// top_level
module top_level(f1,f2,p,in_1,in_2,out,clk,clk2);
input [7:0]in_1, in_2;
input clk;
input clk2;
input [15:0]p;   
input [15:0]f1,f2;  
output [15:0]out;
wire [15:0]a,b;
wire [15:0]r1,r2,r3,r4,r5;
convert inst_1(.float(a), .int8(in_1), .clk(clk));  
convert inst_2(.float(b), .int8(in_2), .clk(clk));
mult inst_3(.B(f1), .C(r1), .A(a), .clk(clk));   
mult inst_4(.B(f2), .C(r2), .A(b), .clk(clk));
main_adder inst_5 (.AA(r1), .BB(r2),.clk(clk), .R_add(r3)); 
mux inst_6(.in1(r4), .in2(p), .sel(clk2), .out(r5));  
main_adder inst_7 (.AA(r3), .BB(r5),.clk(clk), .R_add(r4));  
assign out=r4;
endmodule
For scale: ~2500 cells after synthesis, roughly 160 flip-flops, about 82 I/O pins, ~21000 um^2 of cells after synthesis.
Settings: LEC_CHECK=0, ABC_AREA=0, CAP_MARGIN=20, CORE_ASPECT_RATIO=1.2, CORE_MARGIN=7, CORE_UTILIZATION=40, GPL_ROUTABILITY_DRIVEN=0, HOLD_SLACK_MARGIN=0.04, MAX_ROUTING_LAYER=met4, SLEW_MARGIN=0, TNS_END_PERCENT=75; clock period 17.6 ns.
run.sh (not shown) runs the stock make flow with config.mk's settings and CLKGATE_MAP_FILE=.
The baseline finished with timing, DRC and antenna clean.
Edit:
Settings changed: ABC_AREA 0 to 1, CORE_ASPECT_RATIO 1.2 to unset, CORE_MARGIN 7 to 2, CORE_UTILIZATION 40 to 71, GPL_ROUTABILITY_DRIVEN 0 to unset, HOLD_SLACK_MARGIN 0.04 to unset, MAX_ROUTING_LAYER met4 to unset, PLACE_DENSITY set to 0.42, SLEW_MARGIN 0 to 20, TNS_END_PERCENT 75 to unset.
Clock period 17.6 ns to 18.2 ns, I/O delays scaled along.
Result: Global-route usage goes up by 17 points; via count goes up by 4.8%; design area goes down by 6.2%; area after synthesis goes down by about 4.6%.
Edit:
Settings changed: ABC_AREA 1 to unset, CORE_UTILIZATION 71 to 40, PLACE_DENSITY 0.42 to unset.
Clock period 18.2 ns to 13.5 ns, I/O delays scaled along.
Setup slack is worse by 1100 ps.
Utilization shrinks by 33 points.
Via count shrinks by 3.6%.
Final area grows by 8.8%.
First-iteration DRC count shrinks by 30%.
Register-to-register slack is worse by 1100 ps.
Worst hold slack is better by 46 ps.
Area after synthesis grows by 4.8%.
Edit:
Settings changed: CORE_UTILIZATION 40 to 72, PLACE_DENSITY set to 0.66.
Clock period 13.5 ns to 10.2 ns, I/O delays scaled along.
=> Now the flow stopped in global routing (5_1_grt); die size came out lower by 44%; synthesized cell count does not change; synthesized area is unchanged.
Edit:
Settings changed: ABC_AREA set to 1, CTS_CLUSTER_DIAMETER set to 250, PLACE_DENSITY 0.66 to unset, PLACE_DENSITY_LB_ADDON set to 0.16, SETUP_SLACK_MARGIN set to -0.2.
Now the flow ran to the end with violations: setup timing. Die area decreases by a few percent. Area after synthesis decreases by a few percent. Synthesized cell count increases by roughly a tenth.

== build 89 ==
top_level again, from the RTL that the note above started with.
make LEC_CHECK=0 ABC_AREA=1 CAP_MARGIN=20 CORE_ASPECT_RATIO=0.5 CORE_MARGIN=4 CORE_UTILIZATION=41 CTS_CLUSTER_DIAMETER=312 CTS_CLUSTER_SIZE=99 HOLD_SLACK_MARGIN=0.15 PLACE_DENSITY=0.73 SETUP_SLACK_MARGIN=-0.14 SLEW_MARGIN=10 TNS_END_PERCENT=15 finish   # period 13.5 ns
The following lists how build 17 was set up differently from build 89:
==> flow/config.mk <==
export PLATFORM = sky130hd
export DESIGN_NAME = top_level
export DESIGN_NICKNAME = top_level
export VERILOG_FILES = /design/flow/design.v
export SDC_FILE = /design/flow/constraint.sdc
export NUM_CORES = 4
export LEC_CHECK = 0
export ABC_AREA = 1
export CAP_MARGIN = 20
export CORE_MARGIN = 2
export CORE_UTILIZATION = 70
export SLEW_MARGIN = 20
==> flow/constraint.sdc <==
create_clock -name core_clock -period 18.2 [get_ports {clk}]
set_input_delay 3.6400 -clock core_clock [delete_from_list [all_inputs] [get_ports {clk}]]
set_output_delay 3.6400 -clock core_clock [all_outputs]
set_load 0.01 [all_outputs]
Results
Delta (build 17 minus build 89): final design instance area without fill decreased 540 um2; clock skew went up; die area lower; worst hold slack across all endpoints saw little to no change. inst_1.mantissa[7] as the launching element of the worst setup path was reported by build 17, and inst_1.mantissa[6] by build 89.
Input changes introduced in build 46 (baseline for comparison: build 17):
diff --git a/flow/config.mk b/flow/config.mk
--- a/flow/config.mk
+++ b/flow/config.mk
@@ -7,6 +7,6 @@
 export LEC_CHECK = 0
-export ABC_AREA = 1
 export CAP_MARGIN = 20
 export CORE_MARGIN = 2
-export CORE_UTILIZATION = 70
+export CORE_UTILIZATION = 72
+export SETUP_SLACK_MARGIN = -0.2
 export SLEW_MARGIN = 20
==> flow/constraint.sdc <==
create_clock -name core_clock -period 10.2 [get_ports {clk}]
set_input_delay 2.0400 -clock core_clock [delete_from_list [all_inputs] [get_ports {clk}]]
set_output_delay 2.0400 -clock core_clock [all_outputs]
set_load 0.01 [all_outputs]
[summary]
- [build 46] share of the final layout cell area in sequential cells fell 1.5 points relative to build 17
- Build 46 had finished all stages when the layout checks came back failing, citing negative setup slack.
- inst_1.mantissa[7] as the launching instance or port of the critical path was reported by build 17, and inst_2.mantissa[9] by build 46.
- Between build 17 and build 46, the flow reports detailed-route wire length increasing by more than 10%.
- Compared with build 17, in build 46 cell depth of the worst setup path down about 20%; number of nets in the layout decreased by 4.8% relative to the old numbers; overall chip area now sits higher.
- Horizontal die dimension was lower in the run labelled build 17.
- From build 17 to build 46 the numbers moved as follows: cell count saw a decrease, layout-stage area growth over the synthesis result higher, global-route usage now sits higher.
diff inputs: build 46 => build 5
diff --git a/flow/config.mk b/flow/config.mk
--- a/flow/config.mk
+++ b/flow/config.mk
@@ -9,4 +9,3 @@
 export CORE_MARGIN = 2
-export CORE_UTILIZATION = 72
-export SETUP_SLACK_MARGIN = -0.2
+export CORE_UTILIZATION = 40
 export SLEW_MARGIN = 20
==> flow/constraint.sdc <==
create_clock -name core_clock -period 13.3 [get_ports {clk}]
set_input_delay 2.6600 -clock core_clock [delete_from_list [all_inputs] [get_ports {clk}]]
set_output_delay 2.6600 -clock core_clock [all_outputs]
set_load 0.01 [all_outputs]
[summary]
- Build 5 finished end to end and its layout was clean on timing, DRC and antenna.
- [build 46] flow finished | final checks: failed | reasons: negative setup slack
- Build 5 ended with less number of global-route vias before repair than build 46.
- For longest individual stage delay on the worst path, build 46 and build 5 come out practically identical.
- For build 46, the source of the critical timing path was inst_2.mantissa[9], unlike build 5, where it was inst_1.mantissa[4].
- Diff build 46 -> build 5 | core box area | up by more than half
- Global-route usage: build 5 < build 46
The following lists how build 20 was set up differently from build 5:
diff --git a/flow/config.mk b/flow/config.mk
--- a/flow/config.mk
+++ b/flow/config.mk
@@ -9,3 +9,3 @@
 export CORE_MARGIN = 2
-export CORE_UTILIZATION = 40
+export CORE_UTILIZATION = 16
 export SLEW_MARGIN = 20
--- outcome ---
Relative to build 5, the length of the first detailed-routing pass in iterations of build 20 is lower by 1.
Build 20 finished every stage and its layout cleared the timing, design-rule and antenna checks.
Of build 20 and build 5, the higher overall die height belongs to build 20.
On build 20: final cell count without fillers is about 30% higher than what build 5 gave.
Build 20 vs. build 5: core utilization -26 points, total met3 wirelength after detailed routing now smaller, well tap count now larger.
Build 20 vs build 5 — setup slack rose 18 ps.
Row final non-filler cell area: build 20 higher / build 5 lower
Taking build 20 over build 5, the area of the core ratio works out to 2.5.
On hold-fix buffer count after cts, build 20 and build 5 are neck and neck.
